==> flow/design.v (excerpt) <==
module fp32mult (
    input  wire [31:0] x1,
    input  wire [31:0] x2,
    input  wire        en,
    input  wire        rst,
    input  wire        clk,
    output wire [31:0] y,
    output wire        ready
);
    wire [31:0] x1_reg;
    wire [31:0] x2_reg;
    fullreg #(32) reg_x1 (.clk(clk), .rst(rst), .clr(1'b0), .en(en), .d(x1), .q(x1_reg));
    fullreg #(32) reg_x2 (.clk(clk), .rst(rst), .clr(1'b0), .en(en), .d(x2), .q(x2_reg));
    wire sign1 = x1_reg[31];
    wire sign2 = x2_reg[31];
    wire [7:0] exp1 = x1_reg[30:23];
    wire [7:0] exp2 = x2_reg[30:23];
    wire [23:0] mant1 = {1'b1, x1_reg[22:0]};  
    wire [23:0] mant2 = {1'b1, x2_reg[22:0]};
    wire sign_result = sign1 ^ sign2;
    wire [7:0] exp_sum;
      wire en_d1;
    wire en_d2;
    exp_adder_bias exp_add_inst (
        .exp1(exp1),
        .exp2(exp2),
        .exp_out(exp_sum)
    );
    wire [47:0] mant_product;
    mult24 mult_inst (
        .a(mant1),
        .b(mant2),
        .p(mant_product)
    );
    wire [7:0] exp_norm;
    exp_normalizer exp_norm_inst (
        .msb_mult(mant_product[47]),
        .exp_in(exp_sum),
        .exp_out(exp_norm)
    );
    wire [23:0] mant_norm;
    mantissa_normalizer mant_norm_inst (
        .mult_out(mant_product),
        .mant_out(mant_norm)
    );
    wire [31:0] result_comb;
    assign result_comb = {sign_result, exp_norm, mant_norm[22:0]};
    fullreg #(32) reg_out (
        .clk(clk),
        .rst(rst),
        .clr(1'b0),
        .en(en_d1),
        .d(result_comb),
        .q(y)
    );
    fullreg #(1) reg_en_stage1 (
        .clk(clk),
        .rst(rst),
        .clr(1'b0),
        .en(1'b1),
        .d(en),
        .q(en_d1)
    );
    fullreg #(1) reg_en_stage2 (
        .clk(clk),
        .rst(rst),
        .clr(1'b0),
        .en(1'b1),
        .d(en_d1),
        .q(en_d2)
    );
    assign ready = en_d2;
endmodule
For scale: roughly 3,200 cells after synthesis, about 98 flip-flops, ~100 I/O pins, ~24,000 um2 of cells after synthesis.
clock: 4.24 ns
lec_check: 0
abc_area: 1
cap_margin: 20
core_margin: 2
core_utilization: 72
cts_cluster_diameter: 396
cts_cluster_size: 100
setup_slack_margin: -0.4
slew_margin: 20
run.sh (not shown) runs the stock make flow with config.mk's settings and CLKGATE_MAP_FILE=.
The starting point did not get past global routing, error GRT-0232.
Then changed:
- ABC_AREA: 1 -> unset
- CORE_UTILIZATION: 72 -> 40
- CTS_CLUSTER_DIAMETER: 396 -> unset
- CTS_CLUSTER_SIZE: 100 -> unset
- SETUP_SLACK_MARGIN: -0.4 -> unset
- clock period: 4.24 -> 8.69 ns (I/O delays scaled with it)
Result:
- The changed run produced a clean layout
- synthesized cell count fell by 22%
- die size came out higher by 66%
- area after synthesis is lower by 7.1%

========
== run 1 ==
The RTL this note starts from:
==> flow/design.v <==
module fullreg #(  parameter N = 16 )(
    input [N-1:0] d,
    output reg [N-1:0] q,
    input clk,
    input en,
    input clr,  
    input rst   
    );
always @(posedge clk,posedge rst) begin
    if(rst)
        q<=0;
    else    
    if(en==1)begin
        if(clr)
            q<=0;
        else
            q<=d;
    end
end
endmodule
module exp_adder_bias (
    input  wire [7:0] exp1,    
    input  wire [7:0] exp2,    
    output wire [7:0] exp_out  
);
    wire [8:0] sum;            
    wire [8:0] sum_minus_bias;
    assign sum = exp1 + exp2;
    assign sum_minus_bias = sum - 9'd127;
    assign exp_out = sum_minus_bias[7:0];
endmodule
module exp_normalizer (
    input  wire        msb_mult,    
    input  wire [7:0]  exp_in,      
    output wire [7:0]  exp_out      
);
    assign exp_out = msb_mult ? (exp_in + 8'd1) : exp_in;
endmodule
module mantissa_normalizer (
    input  wire [47:0] mult_out,    
    output wire [23:0] mant_out     
);
    assign mant_out = mult_out[47] ? 
                      mult_out[47:24] : 
                      mult_out[46:23];
endmodule
module mult24 (
    input  wire [23:0] a,    
    input  wire [23:0] b,    
    output wire [47:0] p     
);
    assign p = $unsigned(a) * $unsigned(b);
endmodule
module fp32mult (
    input  wire [31:0] x1,
    input  wire [31:0] x2,
    input  wire        en,
    input  wire        rst,
    input  wire        clk,
    output wire [31:0] y,
    output wire        ready
);
    wire [31:0] x1_reg;
    wire [31:0] x2_reg;
    fullreg #(32) reg_x1 (.clk(clk), .rst(rst), .clr(1'b0), .en(en), .d(x1), .q(x1_reg));
    fullreg #(32) reg_x2 (.clk(clk), .rst(rst), .clr(1'b0), .en(en), .d(x2), .q(x2_reg));
    wire sign1 = x1_reg[31];
    wire sign2 = x2_reg[31];
    wire [7:0] exp1 = x1_reg[30:23];
    wire [7:0] exp2 = x2_reg[30:23];
    wire [23:0] mant1 = {1'b1, x1_reg[22:0]};  
    wire [23:0] mant2 = {1'b1, x2_reg[22:0]};
    wire sign_result = sign1 ^ sign2;
    wire [7:0] exp_sum;
      wire en_d1;
    wire en_d2;
    exp_adder_bias exp_add_inst (
        .exp1(exp1),
        .exp2(exp2),
        .exp_out(exp_sum)
    );
    wire [47:0] mant_product;
    mult24 mult_inst (
        .a(mant1),
        .b(mant2),
        .p(mant_product)
    );
    wire [7:0] exp_norm;
    exp_normalizer exp_norm_inst (
        .msb_mult(mant_product[47]),
        .exp_in(exp_sum),
        .exp_out(exp_norm)
    );
    wire [23:0] mant_norm;
    mantissa_normalizer mant_norm_inst (
        .mult_out(mant_product),
        .mant_out(mant_norm)
    );
    wire [31:0] result_comb;
    assign result_comb = {sign_result, exp_norm, mant_norm[22:0]};
    fullreg #(32) reg_out (
        .clk(clk),
        .rst(rst),
        .clr(1'b0),
        .en(en_d1),
        .d(result_comb),
        .q(y)
    );
    fullreg #(1) reg_en_stage1 (
        .clk(clk),
        .rst(rst),
        .clr(1'b0),
        .en(1'b1),
        .d(en),
        .q(en_d1)
    );
    fullreg #(1) reg_en_stage2 (
        .clk(clk),
        .rst(rst),
        .clr(1'b0),
        .en(1'b1),
        .d(en_d1),
        .q(en_d2)
    );
    assign ready = en_d2;
endmodule
==> flow/config.mk <==
export PLATFORM = sky130hd
export DESIGN_NAME = fp32mult
export DESIGN_NICKNAME = fp32mult
export VERILOG_FILES = /design/flow/design.v
export SDC_FILE = /design/flow/constraint.sdc
export NUM_CORES = 4
export LEC_CHECK = 0
export CAP_MARGIN = 20
export CORE_MARGIN = 2
export CORE_UTILIZATION = 72
export CTS_CLUSTER_SIZE = 10
export HOLD_SLACK_MARGIN = 0.29
export PLACE_DENSITY = 0.36
export SETUP_SLACK_MARGIN = 0.87
export SLEW_MARGIN = 20
export TNS_END_PERCENT = 5
==> flow/constraint.sdc <==
create_clock -name core_clock -period 5.56 [get_ports {clk}]
set_input_delay 1.1120 -clock core_clock [delete_from_list [all_inputs] [get_ports {clk}]]
set_output_delay 1.1120 -clock core_clock [all_outputs]
set_load 0.01 [all_outputs]
Run 1 finished all stages; layout check result: FAIL, due to setup timing.
> inputs changed (run 1 -> run 2)
Settings: a deleted PLACE_DENSITY that had been 0.36; a deleted TNS_END_PERCENT that had been 5; an added PLACE_DENSITY_LB_ADDON of 0.06; a deleted CTS_CLUSTER_SIZE that had been 10; a deleted SETUP_SLACK_MARGIN that had been 0.87; an added MAX_ROUTING_LAYER of met4; a deleted HOLD_SLACK_MARGIN that had been 0.29; a change of the clock period (ns, I/O delays scaled along) from 5.56 to 6.78.
==> comparison <==
Summary of run 2 over run 1: number of maximum-capacitance constraint violations saw little to no change, post-synthesis instance total held steady. Looking at buffers inserted during post-CTS setup optimization, run 2 sits 23 above run 1. Run 2 finished all stages; however, its layout fails the closing checks, the failures being setup timing. [compare] base=run 1 new=run 2: global-route usage rose 2.4 points; total number of cells along the worst setup path rose about 8%; final area rose 2.6%.
Changes in run 3 relative to run 2:
Settings: swapping 20 for 5 in SLEW_MARGIN; clearing PLACE_DENSITY_LB_ADDON, which used to be 0.06; swapping 72 for 40 in CORE_UTILIZATION; swapping 6.78 for 10.0 in the clock period (ns, I/O delays scaled along).
==> comparison <==
Compared with run 2, run 3 shows a fraction of the core area covered by cells at the end of the flow that is 46 points lower.
Number of buffers outside the clock class in the layout (run 3 / run 2): 0.32
Summary across run 2 and run 3: the single failing run is run 2.
